Design std_fp_smult_pipe, start of the top module:
module std_fp_smult_pipe #(
    parameter WIDTH = 32,
    parameter INT_WIDTH = 16,
    parameter FRAC_WIDTH = 16
) (
    input  [WIDTH-1:0]              left,
    input  [WIDTH-1:0]              right,
    input  logic                    reset,
    input  logic                    go,
    input  logic                    clk,
    output logic [WIDTH-1:0]        out,
    output logic                    done
);
Size in the first run: ~3400 cells after synthesis, roughly 99 flip-flops, about 100 I/O pins, ~32000 sq um of cells after synthesis.
==> flow/config.mk <==
export PLATFORM = sky130hd
export DESIGN_NAME = std_fp_smult_pipe
export DESIGN_NICKNAME = std_fp_smult_pipe
export VERILOG_FILES = /design/flow/design.v
export SDC_FILE = /design/flow/constraint.sdc
export NUM_CORES = 4
export LEC_CHECK = 0
export CAP_MARGIN = 30
export CELL_PAD_IN_SITES_DETAIL_PLACEMENT = 1
export CORE_MARGIN = 2
export CORE_UTILIZATION = 40
export MAX_ROUTING_LAYER = met4
export SLEW_MARGIN = 15
export TNS_END_PERCENT = 95
==> flow/constraint.sdc <==
create_clock -name core_clock -period 7.59 [get_ports {clk}]
set_input_delay 1.5180 -clock core_clock [delete_from_list [all_inputs] [get_ports {clk}]]
set_output_delay 1.5180 -clock core_clock [all_outputs]
set_load 0.01 [all_outputs]
run.sh (not shown) runs the stock make flow with config.mk's settings and CLKGATE_MAP_FILE=.
Next try:
- CAP_MARGIN: 30 -> 20
- CELL_PAD_IN_SITES_DETAIL_PLACEMENT: 1 -> default
- CORE_UTILIZATION: 40 -> 72
- MAX_ROUTING_LAYER: met4 -> default
- PLACE_DENSITY_LB_ADDON: default -> 0.19
- SLEW_MARGIN: 15 -> 20
- TNS_END_PERCENT: 95 -> default
- clock period: 7.59 -> 7.02 ns (I/O delays scaled with it)
The changed run completed and failed the layout checks on negative setup slack. Final area came out higher by a few percent. Utilization came out higher by 41 points. Area after synthesis stays the same. Via count came out higher by roughly a tenth. Routed wire length came out higher by a few percent. Maximum frequency came out higher slightly. Combinational power came out higher by a quarter to a third. Total power came out higher by about a fifth. Hold slack loses 6.3 ps. Register-to-register slack loses 530 ps.
Next try:
- CORE_UTILIZATION: 72 -> 70
- CTS_CLUSTER_DIAMETER: default -> 162
- CTS_CLUSTER_SIZE: default -> 100
- PLACE_DENSITY_LB_ADDON: 0.19 -> default
- clock period: 7.02 -> 7.5 ns (I/O delays scaled with it)
This time the run finished with timing, DRC and antenna clean.
Clock skew went up by 8.8 ps.
Final cell count went down by 3.5%.
Global-route usage went down by 2.1 points.
Wire length went down by 10%.
Worst setup slack gains 520 ps.
Combinational power went down by 23%.
Power went down by about 16%.
Sequential share of layout area went up by 0.31 points.
Fmax went up by 0.59%.
Next try:
- CORE_UTILIZATION: 70 -> 68
- CTS_CLUSTER_DIAMETER: 162 -> 55
- CTS_CLUSTER_SIZE: 100 -> default
- SETUP_SLACK_MARGIN: default -> 1.07
The new run went through all stages and came out clean. Worst setup slack is better by 120 ps. Utilization grows by 4.2 points. Cell count grows by 3.8%.
Next try:
- CAP_MARGIN: 20 -> 0
- CORE_UTILIZATION: 68 -> 72
- CTS_CLUSTER_DIAMETER: 55 -> default
- PLACE_DENSITY: default -> 0.67
- SETUP_SLACK_MARGIN: 1.07 -> 0.9
What happened: The changed run completed with no timing, DRC or antenna violations; clock power rises by about 3%; cell count fell by 1.1%; setup slack got worse by 180 ps; via count rose by 4.6%; die area is lower by 5.5%; sequential cell count does not change; global-route usage grows by 4.1 points; cell area decreases by about 1.3%; wire length came out higher by about 6%; sequential power increases by about 2%.
Next try:
- ABC_AREA: default -> 1
- CORE_UTILIZATION: 72 -> 40
- CTS_CLUSTER_DIAMETER: default -> 332
- CTS_CLUSTER_SIZE: default -> 46
- HOLD_SLACK_MARGIN: default -> -0.07
- PLACE_DENSITY: 0.67 -> default
- SETUP_SLACK_MARGIN: 0.9 -> default
- SLEW_MARGIN: 20 -> 0
After rerunning: Total power fell by 18%. Setup slack is better by 180 ps. Hold slack is better by 17 ps. Via count rose by 2.1%.

---

lane 1:
std_fp_smult_pipe again, from the RTL that the note above started with.
==> flow/config.mk <==
export PLATFORM = sky130hd
export DESIGN_NAME = std_fp_smult_pipe
export DESIGN_NICKNAME = std_fp_smult_pipe
export VERILOG_FILES = /design/flow/design.v
export SDC_FILE = /design/flow/constraint.sdc
export NUM_CORES = 4
export LEC_CHECK = 0
export ABC_AREA = 1
export CAP_MARGIN = 20
export CORE_ASPECT_RATIO = 0.5
export CORE_MARGIN = 2
export CORE_UTILIZATION = 72
export CTS_CLUSTER_DIAMETER = 193
export CTS_CLUSTER_SIZE = 96
export SETUP_SLACK_MARGIN = 0.27
export SLEW_MARGIN = 20
==> flow/constraint.sdc <==
create_clock -name core_clock -period 2.74 [get_ports {clk}]
set_input_delay 0.5480 -clock core_clock [delete_from_list [all_inputs] [get_ports {clk}]]
set_output_delay 0.5480 -clock core_clock [all_outputs]
set_load 0.01 [all_outputs]
The flow ended early for lane 1: it failed with a tool error in global routing (5_1_grt).
What lane 2 does differently from lane 1 at the input level:
Settings: removing SETUP_SLACK_MARGIN (formerly 0.27); changing CTS_CLUSTER_SIZE from 96 to 39; removing CORE_ASPECT_RATIO (formerly 0.5); removing CTS_CLUSTER_DIAMETER (formerly 193); setting PLACE_DENSITY to 0.7 for the first time; setting HOLD_SLACK_MARGIN to 0.3 for the first time; changing the clock period (ns, I/O delays scaled along) from 2.74 to 5.39.
Instance count after placement with tap cells included delta (lane 2 -> lane 1): insignificant
Of lane 1 and lane 2, only lane 1 never reached the final stage.
global routing (5_1_grt): lane 1 exited with error
Lane 1 and lane 2 ended up with roughly the same total nets after synthesis.
Comparing lane 2 with lane 1, the total die size came out essentially unchanged.
Diff lane 2..lane 1 | cell count after synthesis | unchanged
Cell area reported after detailed placement (lane 2 over lane 1): increase, about 0.4%
The post-cts repair resize count reported for lane 2 is greater than that of lane 1 by 17%.
Comparing lane 1 against lane 2, there is no change at all in synthesized-area fraction occupied by adder cells.
Setup changes, lane 2 to lane 3
Settings: a deleted CTS_CLUSTER_SIZE that had been 39; a change of PLACE_DENSITY from 0.7 to 0.65; a deleted ABC_AREA that had been 1; an added SETUP_SLACK_MARGIN of -0.5; a change of HOLD_SLACK_MARGIN from 0.3 to -0.09; a change of the clock period (ns, I/O delays scaled along) from 5.39 to 6.2.
## What came out
Each of lane 2 and lane 3 falls short of a clean finish.
Nothing crashed in lane 3 and all stages finished; the problem is that the final layout failed, the offending checks being setup timing.
Layout checks on lane 2: not met. Flow itself completed; violations: setup timing.
Final instance area ends up higher on lane 2.
Lane 3 gives less ratio of final minimum period to clock period than lane 2 did.
What lane 3 reported for post-synthesis net count has to be multiplied by 1.2 to get the figure for lane 2.
> inputs changed (lane 3 -> lane 4)
Settings: removing SETUP_SLACK_MARGIN (formerly -0.5); removing PLACE_DENSITY (formerly 0.65); changing CORE_UTILIZATION from 72 to 40; removing HOLD_SLACK_MARGIN (formerly -0.09); changing the clock period (ns, I/O delays scaled along) from 6.2 to 7.5.
Notes after the runs:
Compared with lane 3, lane 4 shows a lower half-perimeter wire length after placement. In the tables for lane 3 and lane 4, post-route fraction of the period consumed by the critical path reads lower with lane 4. Lane 4 went all the way through the flow, and no timing, DRC or antenna check failed. Wire length was lower in lane 4 than in lane 3. Looking at combinational gate area, lane 4 sits about 4% lower than lane 3 does. Summary of lane 4 over lane 3: final area went down, final worst setup slack +1.45 ns. From lane 3 to lane 4 the numbers moved as follows: effective utilization at floorplan dropped 33 points; final standard cell count with taps included and fillers excluded climbed about 4.6%.
No activity file was given, so power comes from the tool's default toggle rates.
